Setup of build 39:
==> flow/design.v <==
module surrounding(CLK,rst,EN,TRIG1,TRIG2,TRIG3,TRIG4,TRIG5,ECHO1,ECHO2,ECHO3,ECHO4,ECHO5,min,distance);
input CLK;                
input rst;                
input EN;                 
output reg [3:0] distance;
output reg TRIG1,TRIG2,TRIG3,TRIG4,TRIG5;          
input ECHO1,ECHO2,ECHO3,ECHO4,ECHO5;               
output reg [3:0] min;    
reg [24:0] count;
reg [24:0] count0,count1,count2,count3,count4,count5;
reg [24:0] countsg;
always @(posedge CLK)
begin
    if(rst)
    begin
        count<=0;
        TRIG1<=0;
        TRIG2<=0;
        TRIG3<=0;
        TRIG4<=0;
        TRIG5<=0;
    end
    else if(EN==1)
	 begin 
	     TRIG1<=0;
		  TRIG2<=0;
		  TRIG3<=0;
		  TRIG4<=0;
		  TRIG5<=0;
	 end
	 else if(EN==0)
	 begin
	     if(count==0|count==1)  
		  begin
		        TRIG1<=1;
		        TRIG2<=1;
		        TRIG3<=1;
		        TRIG4<=1;
		        TRIG5<=1;
				  count<=count+1;
		  end
		  else if(count==5000)         
		  begin 
		        TRIG1<=0;
		        TRIG2<=0;
		        TRIG3<=0;
		        TRIG4<=0;
		        TRIG5<=0;
		        count<=0;
		  end
		  else 
		  begin 
		        TRIG1<=0;
		        TRIG2<=0;
		        TRIG3<=0;
		        TRIG4<=0;
		        TRIG5<=0;
				  count<=count+1;
		  end
	  end
end
always @(posedge CLK)
if(rst)
begin
    count0<=0;
    count1<=0;
    count2<=0;
    count3<=0;
    count4<=0;
    count5<=0;
    min<=0;
    distance<=0;
end
else
begin
    if(count0==5000)
	 begin
	     count0<=0;
	     count1<=0;
		  count2<=0;
		  count3<=0;
		  count4<=0;
		  count5<=0;
		  min<=0;
    end	  
	 else
	 begin
		   count0<=count0+1;
	      if(ECHO1==1)
			begin 
				count1<=count1+1;
			end
			if(ECHO2==1)
			begin 
			count2<=count2+1;
			end
			if(ECHO3==1)
			begin 
			count3<=count3+1;
			end
			if(ECHO4==1)
			begin 
			count4<=count4+1;
			end
			if(ECHO5==1)
			begin 
				count5<=count5+1;
			end
	 end
	 if(ECHO1+ECHO2+ECHO3+ECHO4+ECHO5==4)
	 begin
	     if(count1>58&&count2>58&&count3>58&&count4>58&&count5>58)  
		  begin
		      min<=0;
				distance<=0;
        end
        else if(ECHO1==0)
        begin
            min<=1;
				distance<=count1*10/58;
        end
        else if(ECHO2==0)
        begin
            min<=2;
				distance<=count2*10/58;
        end
        else if(ECHO3==0)
        begin
            min<=3;
            distance<=count3*10/58;
		  end 
        else if(ECHO4==0)
        begin
            min<=4;
				distance<=count4*10/58;
        end
        else if(ECHO5==0)
        begin
            min<=5;
				distance<=count5*10/58;
        end			  
	 end
end
endmodule
module surrounding_driver(CLK,rst,CE20,EN,minsg,SG90);
input EN;                 
input [3:0] minsg;
output reg SG90;    
input CLK;                    
input rst;                    
input CE20;                   
reg [24:0] pwm;
reg [24:0] count;
always @(posedge CLK)
begin
	  if(rst) pwm<=0;
	  else if(CE20)
	  case(minsg)
		  0:begin pwm<=0; end
		  1:begin pwm<=40;  end
		  2:begin pwm<=60; end
		  3:begin pwm<=80; end
		  4:begin pwm<=100;end
		  5:begin pwm<=120; end
		  default: pwm<=0; 
	  endcase
end
always @(posedge CLK)
begin
     if(rst)
	  begin
	       count<=0;
	       SG90<=0;
	  end
     else if(count==1000)
	  begin
	       count<=0;
	  end
	  else if(count<pwm) 
	       begin 
			     SG90<=1;
				  count<=count+1;
			 end
	  else
	       begin
			     SG90<=0;
				  count<=count+1;
			 end
end
endmodule
module display_dis(clk,rst,distance,dig,seg);
input clk;
input rst;
input [3:0]distance;
output reg[3:0]dig;
output reg[6:0]seg;
reg[3:0]data1,data2;
reg[3:0]data;
reg q;
always@(posedge clk)
if(rst)
begin
data1<=0;data2<=0;
end
else
begin
data1<=distance%10;
data2<=distance/10;
end
always @(posedge clk)
if(rst)
begin
	q<=0;dig<=0;data<=0;
end
else
begin
	q<=q+1;
	case(q)
	1'd0 : begin dig<=4'b0001; data<=data1; end
	1'd1 : begin dig<=4'b0010; data<=data2; end
	endcase
end
always @(data)
begin 
	case(data)
   4'd0 : seg=7'b1111110;
   4'd1 : seg=7'b0110000;
   4'd2 : seg=7'b1101101;
   4'd3 : seg=7'b1111001;
   4'd4 : seg=7'b0110011;
   4'd5 : seg=7'b1011011;
   4'd6 : seg=7'b1011111;
   4'd7 : seg=7'b1110000;
   4'd8 : seg=7'b1111111;
   4'd9 : seg=7'b1111011;
   default : seg=7'b1111110;
   endcase
end
endmodule
module sur(
    input        CLK,
    input        rst,
    input        EN_sur,
    input        ECHO1,
    input        ECHO2,
    input        ECHO3,
    input        ECHO4,
    input        ECHO5,
    output       TRIG1,
    output       TRIG2,
    output       TRIG3,
    output       TRIG4,
    output       TRIG5,
    output       SG90,
    output [3:0] dig,
    output [6:0] seg,
    output [3:0] dis
);
wire [3:0] min;
wire [3:0] distance;
reg [24:0] count2;
reg        CLK2;
wire       CE20 = (count2 == 2000) && !CLK2;
always @(posedge CLK)
begin
    if (rst)
    begin
        count2 <= 0;
        CLK2   <= 0;
    end
    else if (count2 == 2000)
    begin
        count2 <= 0;
        CLK2   <= ~CLK2;
    end
    else
        count2 <= count2 + 1;
end
surrounding inst4(
    .CLK(CLK), .rst(rst), .EN(EN_sur),
    .TRIG1(TRIG1), .TRIG2(TRIG2), .TRIG3(TRIG3), .TRIG4(TRIG4), .TRIG5(TRIG5),
    .ECHO1(ECHO1), .ECHO2(ECHO2), .ECHO3(ECHO3), .ECHO4(ECHO4), .ECHO5(ECHO5),
    .min(min), .distance(distance)
);
surrounding_driver inst1(
    .CLK(CLK), .rst(rst), .CE20(CE20), .EN(EN_sur), .minsg(min), .SG90(SG90)
);
display_dis inst(
    .clk(CLK), .rst(rst), .distance(distance), .dig(dig), .seg(seg)
);
assign dis = distance;
endmodule
Settings: LEC_CHECK=0, ABC_AREA=1, CAP_MARGIN=20, CORE_MARGIN=2, CORE_UTILIZATION=72, CTS_CLUSTER_DIAMETER=323, HOLD_SLACK_MARGIN=0.28, PLACE_DENSITY_LB_ADDON=0.01, SETUP_SLACK_MARGIN=3.92, SLEW_MARGIN=20; clock period 15.9 ns.
run.sh (not shown) runs the stock make flow with config.mk's settings and CLKGATE_MAP_FILE=.
Build 39 did not run to completion, as it errored out during global routing.
Input-level comparison between build 89 and build 39:
- removing CTS_CLUSTER_DIAMETER (formerly 323)
- changing SETUP_SLACK_MARGIN from 3.92 to -0.67
- removing HOLD_SLACK_MARGIN (formerly 0.28)
- removing PLACE_DENSITY_LB_ADDON (formerly 0.01)
- changing the clock period (ns, I/O delays scaled along) from 15.9 to 12.8
==> comparison <==
Although it ran to completion, build 89 produced a layout that fails the final checks because of negative setup slack. Build 39 did not finish; a tool error ended it in global routing. Synthesized area came out exactly the same in build 39 and build 89. Going from build 39 to build 89, post-cts hold buffer count was more or less identical, chip area from the yosys synthesis statistics flat. Re floorplan die height: no difference whatsoever between build 39 and build 89. As of build 89, global placement routability congestion had fallen by a few percent compared to build 39. Side by side, detailed-placement wirelength estimate turned out higher in build 89 than in build 39. Build 89 reports a lower number of buffers added for setup after CTS than build 39 does. Diff build 39..build 89 | post-synthesis share of cell area spent on full adders, half adders and majority gates | unchanged. Looking at number of placed instances with taps included, build 89 sits 99 higher than build 39 does. From build 89 to build 39, number of buffers between clock root and the deepest sink did not move at all. As far as post-synthesis share of cell area spent on and-or and or-and gates goes, build 39 and build 89 are indistinguishable; the numbers are identical.
--- input diff build 89..build 14 ---
- a change of CORE_UTILIZATION from 72 to 40
- a deleted ABC_AREA that had been 1
- a deleted SETUP_SLACK_MARGIN that had been -0.67
- a change of the clock period (ns, I/O delays scaled along) from 12.8 to 12.4
Notes after the runs:
- There was hardly any difference in max-slew violation total from the final report between build 89 and build 14.
- Build 14 ended with less synthesized cell count than build 89.
- Build 14 finished all stages; however, its layout fails the closing checks, the failures being negative setup slack.
- Logic depth of the worst setup path including buffers (build 14 over build 89): decrease, 42
- Build 14: number of cell rows higher than build 89
- Looking at global routing met2 resource utilization across build 89 and build 14, the one that comes out higher is build 89.
- Slack of the critical path | build 14 below build 89
- Summary: wire length, build 14 better than build 89
- Taking build 89 as the reference, in build 14 number of placed cells counting well taps higher, core utilization of the finished layout lower, sequential share of layout area lower.
Edits applied to the flow inputs when going from build 14 to build 67:
- swapping 12.4 for 25.0 in the clock period (ns, I/O delays scaled along)
[summary]
Layout checks on build 14: not met. Flow itself completed; violations: negative setup slack.
Build 67 | stages: all done | timing, DRC, antenna: all pass
Build 67 vs build 14 — met1 usage dropped 1.2 points.
Relative to build 14, the routed wire length of build 67 is lower by 15%.
Depth of the most critical reg-to-reg path: build 67 vs build 14 down 12
inst4.distance[1] as the end of the critical path was reported by build 67, and inst4.distance[0] by build 14.
Build 67 against build 14: area of all placed cells without fillers dropped about 23%, final hold slack increased 5.5 ps, logic area now smaller.
#### Input delta (build 71 over build 67)
- CORE_ASPECT_RATIO: unset -> 1.78
- PLACE_DENSITY: unset -> 0.36
- SETUP_SLACK_MARGIN: unset -> 1.52
- ABC_AREA: unset -> 1
- CORE_UTILIZATION: 40 -> 71
- the clock period (ns, I/O delays scaled along): 25.0 -> 12.7
Results
- Relative to build 67, the post-DP HPWL measured on build 71 has increased by more than 10%.
- Build 71 got as far as global routing, where a tool error ended the run.
- Having completed the whole flow, build 67 delivered a layout that passed the timing, design-rule and antenna checks.
- Fraction of the mapped netlist area in compound gates is higher on build 67
- Post-placement setup slack deteriorates in build 71 relative to build 67.
- Cell total in the yosys stat output of build 71 exceeds that of build 67 by more than 10%.
- Comparing build 67 and build 71, the lower count of instances resized after the clock tree is built is on build 67.
- Build 71 against build 67; instance tally after logic synthesis is up by more than 10%.
- On build 71: count of different cell masters after synthesis is 81 lower than what build 67 gave.
- Sort build 67 and build 71 by number of buffers created by CTS asc -> top: build 71
- Sort build 67 and build 71 by area reported by Yosys stat, ascending, and build 71 comes first.
- Area fraction in xor and xnor cells in build 71 vs build 67: down 5.9 points
- Against build 67, synthesized area in build 71 came out better.
## Diff of input files: build 13 against build 71
- changing SETUP_SLACK_MARGIN from 1.52 to 1.4
- changing CORE_UTILIZATION from 71 to 70
- removing CORE_ASPECT_RATIO (formerly 1.78)
- removing PLACE_DENSITY (formerly 0.36)
- changing the clock period (ns, I/O delays scaled along) from 12.7 to 17.0
==> comparison <==
Build 13 | status: complete | timing, DRC, antenna: pass. Build 71 -> build 13: post-synthesis adder-cell area fraction delta 0, exact match. Height of the chip (build 71 / build 13): 1.3. Relative to build 71, total placed instance area decreased by 900 um2 in build 13. Status: total cell area reported by yosys after synthesis parity (build 71, build 13). The lower overall die width came out of build 71. Delta (build 13 minus build 71): effective utilization at floorplan went down by 0.52 points, die area now larger.
